==> build 50 <==
Design top, start of the top module:
module top(
    input clk, rst,
    input [3:0] key_in,
    output [6:0] seg,
    output [7:0] sel,
    output reg [2:0] led, sel_led,
    output buz
);
clock: 4.72 ns
lec_check: 0
abc_area: 1
cap_margin: 0
cell_pad_in_sites_global_placement: 0
core_margin: 2
core_utilization: 72
cts_cluster_size: 45
hold_slack_margin: 0.3
max_routing_layer: met5
min_routing_layer: met1
place_density: 0.43
slew_margin: 20
run.sh (not shown) runs the stock make flow with config.mk's settings and CLKGATE_MAP_FILE=.
==> trial 45 (differences from build 50) <==
ABC_AREA = unset   (was 1)
CAP_MARGIN = 20   (was 0)
CELL_PAD_IN_SITES_GLOBAL_PLACEMENT = unset   (was 0)
CORE_UTILIZATION = 49   (was 72)
CTS_CLUSTER_SIZE = unset   (was 45)
HOLD_SLACK_MARGIN = unset   (was 0.3)
MAX_ROUTING_LAYER = unset   (was met5)
MIN_ROUTING_LAYER = unset   (was met1)
PLACE_DENSITY = unset   (was 0.43)
==> flow/constraint.sdc (replaced) <==
create_clock -name core_clock -period 7.99 [get_ports {clk}]
set_input_delay 1.5980 -clock core_clock [delete_from_list [all_inputs] [get_ports {clk}]]
set_output_delay 1.5980 -clock core_clock [all_outputs]
set_load 0.01 [all_outputs]
==> results <==
Of trial 45 and build 50, trial 45 has the higher worst hold slack (gap 0.0036 ns). Against build 50, the count of clock-buffer cells in the layout of trial 45 is lower by 7. In sequential cell count, trial 45 and build 50 do not differ. Between build 50 and trial 45, the lower routed wire length is in trial 45 (gap 17%, measured against trial 45). Trial 45 went through all stages and came out clean. Build 50 finished but fails on setup timing.

==> try-raven <==
Starting RTL as in the previous note.
Design top, start of the top module:
module top(
    input clk, rst,
    input [3:0] key_in,
    output [6:0] seg,
    output [7:0] sel,
    output reg [2:0] led, sel_led,
    output buz
);
Settings: LEC_CHECK=0, ABC_AREA=0, CAP_MARGIN=0, CELL_PAD_IN_SITES_GLOBAL_PLACEMENT=0, CORE_MARGIN=2, CORE_UTILIZATION=72, CTS_CLUSTER_DIAMETER=314, CTS_CLUSTER_SIZE=17, MAX_ROUTING_LAYER=met5, MIN_ROUTING_LAYER=met1, PLACE_DENSITY_LB_ADDON=0.04, SETUP_SLACK_MARGIN=1.35, SLEW_MARGIN=20; clock period 4.72 ns.
==> inputs of try-xenon, as changes to try-raven <==
Settings changed: ABC_AREA 0 to not set, CELL_PAD_IN_SITES_GLOBAL_PLACEMENT 0 to 1, CORE_UTILIZATION 72 to 65, CTS_CLUSTER_DIAMETER 314 to not set, HOLD_SLACK_MARGIN set to 0.3, PLACE_DENSITY_LB_ADDON 0.04 to not set, SETUP_SLACK_MARGIN 1.35 to not set.
==> flow/constraint.sdc (replaced) <==
create_clock -name core_clock -period 5.68 [get_ports {clk}]
set_input_delay 1.1360 -clock core_clock [delete_from_list [all_inputs] [get_ports {clk}]]
set_output_delay 1.1360 -clock core_clock [all_outputs]
set_load 0.01 [all_outputs]
==> inputs of try-garnet, as changes to try-raven <==
Settings changed: ABC_AREA 0 to not set, CAP_MARGIN 0 to 20, CELL_PAD_IN_SITES_GLOBAL_PLACEMENT 0 to not set, CORE_UTILIZATION 72 to 68, CTS_CLUSTER_DIAMETER 314 to not set, CTS_CLUSTER_SIZE 17 to not set, MAX_ROUTING_LAYER met5 to not set, MIN_ROUTING_LAYER met1 to not set, PLACE_DENSITY_LB_ADDON 0.04 to not set, SETUP_SLACK_MARGIN 1.35 to not set.
==> flow/constraint.sdc (replaced) <==
create_clock -name core_clock -period 6.75 [get_ports {clk}]
set_input_delay 1.3500 -clock core_clock [delete_from_list [all_inputs] [get_ports {clk}]]
set_output_delay 1.3500 -clock core_clock [all_outputs]
set_load 0.01 [all_outputs]
==> inputs of try-zinc, as changes to try-raven <==
Settings changed: ABC_AREA 0 to not set, CAP_MARGIN 0 to 20, CELL_PAD_IN_SITES_GLOBAL_PLACEMENT 0 to not set, CORE_UTILIZATION 72 to 16, CTS_CLUSTER_DIAMETER 314 to not set, CTS_CLUSTER_SIZE 17 to not set, MAX_ROUTING_LAYER met5 to not set, MIN_ROUTING_LAYER met1 to not set, PLACE_DENSITY_LB_ADDON 0.04 to not set, SETUP_SLACK_MARGIN 1.35 to not set.
==> flow/constraint.sdc (replaced) <==
create_clock -name core_clock -period 14.9 [get_ports {clk}]
set_input_delay 2.9800 -clock core_clock [delete_from_list [all_inputs] [get_ports {clk}]]
set_output_delay 2.9800 -clock core_clock [all_outputs]
set_load 0.01 [all_outputs]
==> notes <==
In synthesized cell count, try-xenon and try-raven do not differ.
Between try-raven and try-garnet, the lower die size is in try-raven (gap about 5.4%, measured against try-garnet).
Sequential share of layout area, highest first: try-garnet, try-xenon, try-zinc, try-raven.
Between try-garnet and try-zinc, the lower clock skew is in try-garnet (gap 0.0027 ns).
Critical path depth: try-zinc is lower than try-garnet (3).
try-garnet finished with timing, DRC and antenna clean. try-zinc passed the timing, DRC and antenna checks. try-xenon ran to the end with no violations. try-raven finished but fails on setup timing.

==> inputs of 05-19 <==
Starting RTL as in the previous note.
// top
module top(
    input clk, rst,
    input [3:0] key_in,
    output [6:0] seg,
    output [7:0] sel,
    output reg [2:0] led, sel_led,
    output buz
);
Settings: LEC_CHECK=0, CAP_MARGIN=0, CELL_PAD_IN_SITES_DETAIL_PLACEMENT=1, CELL_PAD_IN_SITES_GLOBAL_PLACEMENT=1, CORE_MARGIN=5, CORE_UTILIZATION=52, CTS_CLUSTER_DIAMETER=178, CTS_CLUSTER_SIZE=100, GPL_ROUTABILITY_DRIVEN=0, HOLD_SLACK_MARGIN=0.14, MAX_ROUTING_LAYER=met5, MIN_ROUTING_LAYER=met1, PLACE_DENSITY=0.42, SETUP_SLACK_MARGIN=-0.36, SLEW_MARGIN=20; clock period 9.7 ns.
==> 05-08 (differences from 05-19) <==
CAP_MARGIN = 20   (was 0)
CELL_PAD_IN_SITES_DETAIL_PLACEMENT = not set   (was 1)
CELL_PAD_IN_SITES_GLOBAL_PLACEMENT = not set   (was 1)
CORE_MARGIN = 2   (was 5)
CORE_UTILIZATION = 72   (was 52)
CTS_CLUSTER_DIAMETER = not set   (was 178)
CTS_CLUSTER_SIZE = 24   (was 100)
GPL_ROUTABILITY_DRIVEN = not set   (was 0)
HOLD_SLACK_MARGIN = not set   (was 0.14)
MAX_ROUTING_LAYER = not set   (was met5)
MIN_ROUTING_LAYER = not set   (was met1)
PLACE_DENSITY = not set   (was 0.42)
SETUP_SLACK_MARGIN = not set   (was -0.36)
==> flow/constraint.sdc (replaced) <==
create_clock -name core_clock -period 4.81 [get_ports {clk}]
set_input_delay 0.9620 -clock core_clock [delete_from_list [all_inputs] [get_ports {clk}]]
set_output_delay 0.9620 -clock core_clock [all_outputs]
set_load 0.01 [all_outputs]
==> results <==
- 05-19 ran to the end with no violations. 05-08 reached the layout checks and failed them: setup timing.
- Die size: 05-08 is lower than 05-19 (about 33%).
- Of 05-08 and 05-19, 05-19 has the higher sequential share of layout area (gap 4.1 points).
- Between 05-19 and 05-08, the lower cell count is in 05-19 (gap about 6%, measured against 05-08).
- Against 05-19, the register-to-register slack of 05-08 is lower by 5.1 ns.
- Between 05-19 and 05-08, the lower first-iteration DRC count is in 05-19 (gap about 70%, measured against 05-08).
- In 05-19 the core utilization is lower than in 05-08, by 33 points.
- In flip-flop count, 05-08 and 05-19 do not differ.
- Between 05-19 and 05-08, the lower hold slack is in 05-19 (gap 0.051 ns).

==> 01-24: inputs <==
Starting RTL as in the previous note.
Settings: LEC_CHECK=0, ABC_AREA=1, CAP_MARGIN=20, CORE_ASPECT_RATIO=0.91, CORE_MARGIN=2, CORE_UTILIZATION=72, CTS_CLUSTER_DIAMETER=25, CTS_CLUSTER_SIZE=37, PLACE_DENSITY=0.42, SETUP_SLACK_MARGIN=1.19, SLEW_MARGIN=20; clock period 4.52 ns.
==> 04-01 (differences from 01-24) <==
Settings changed: ABC_AREA 1 to not set, CORE_ASPECT_RATIO 0.91 to not set, CORE_UTILIZATION 72 to 40, CTS_CLUSTER_DIAMETER 25 to not set, CTS_CLUSTER_SIZE 37 to not set, PLACE_DENSITY 0.42 to not set, SETUP_SLACK_MARGIN 1.19 to not set.
==> flow/constraint.sdc (replaced) <==
create_clock -name core_clock -period 7.99 [get_ports {clk}]
set_input_delay 1.5980 -clock core_clock [delete_from_list [all_inputs] [get_ports {clk}]]
set_output_delay 1.5980 -clock core_clock [all_outputs]
set_load 0.01 [all_outputs]
==> 05-20 (differences from 01-24) <==
Settings changed: CTS_CLUSTER_DIAMETER 25 to not set, SETUP_SLACK_MARGIN 1.19 to not set.
==> 08-25 (differences from 01-24) <==
Settings changed: CORE_ASPECT_RATIO 0.91 to not set, CTS_CLUSTER_DIAMETER 25 to 78, PLACE_DENSITY 0.42 to not set, PLACE_DENSITY_LB_ADDON set to 0.26, SETUP_SLACK_MARGIN 1.19 to not set.
==> qor summary <==
|  | 05-20 | 01-24 | 08-25 | 04-01 |
|---|---|---|---|---|
| Status | finished with violations | finished with violations | finished with violations | timing/DRC/antenna clean |
| Reasons for failing layout checks | setup timing | setup timing | setup timing | - |
| Static power due to leakage | 5.596 nW | 5.404 nW | 5.481 nW | 4.627 nW |
| Final Wtd Congestion | 0.9766 | 1.031 | 1.030 | 0.8888 |
| XOR/XNOR Fraction of Synth Area | 0.02816 | 0.02816 | 0.02816 | 0.03746 |
| Worst slew margin relative to its limit | 0.4985 | 0.4229 | 0.3372 | 0.3200 |
| Number of cells in Yosys stat | 1267 | 1267 | 1267 | 1140 |
| Post-Syn Area per Cell | 7.610 um^2 | 7.610 um^2 | 7.610 um^2 | 8.615 um^2 |
| Global-route track usage on met3 | 0.07243 | 0.07804 | 0.1915 | 0.03332 |
| Final net count | 1448 | 1416 | 1437 | 1193 |
| Routing usage on met1 | 0.4927 | 0.4560 | 0.4893 | 0.2541 |
| Post-cts sizing count | 97 | 65 | 99 | 0 |
| Site row count | 40 | 40 | 42 | 57 |
| Layout fillers | 591 | 684 | 623 | 2379 |
| Final critical-path share of the clock period | 1.132 | 1.133 | 1.312 | 0.9244 |
| Worst reg2reg path endpoint | u_timer.data[17] | u_stopwatch.data[20] | u_timer.data[17] | u_stopwatch.data[20] |
| Final Core Density | 0.9057 | 0.8811 | 0.8930 | 0.4498 |
| FP Util | 0.7325 | 0.7325 | 0.7339 | 0.4062 |
| Count of tool warnings | 50 | 51 | 48 | 46 |
| Hold wc startpoint | u_clock.cnt[0] | u_timer.u_blink.cnt[0] | u_timer.u_buzz.cnt[0] | u_seg.cnt[0] |
| Distinct cell type count of the synthesized netlist | 59 | 59 | 59 | 78 |
| Part of the power in combinational logic | 0.038 | 0.040 | 0.039 | 0.039 |
No activity file was given, so power comes from the tool's default toggle rates.
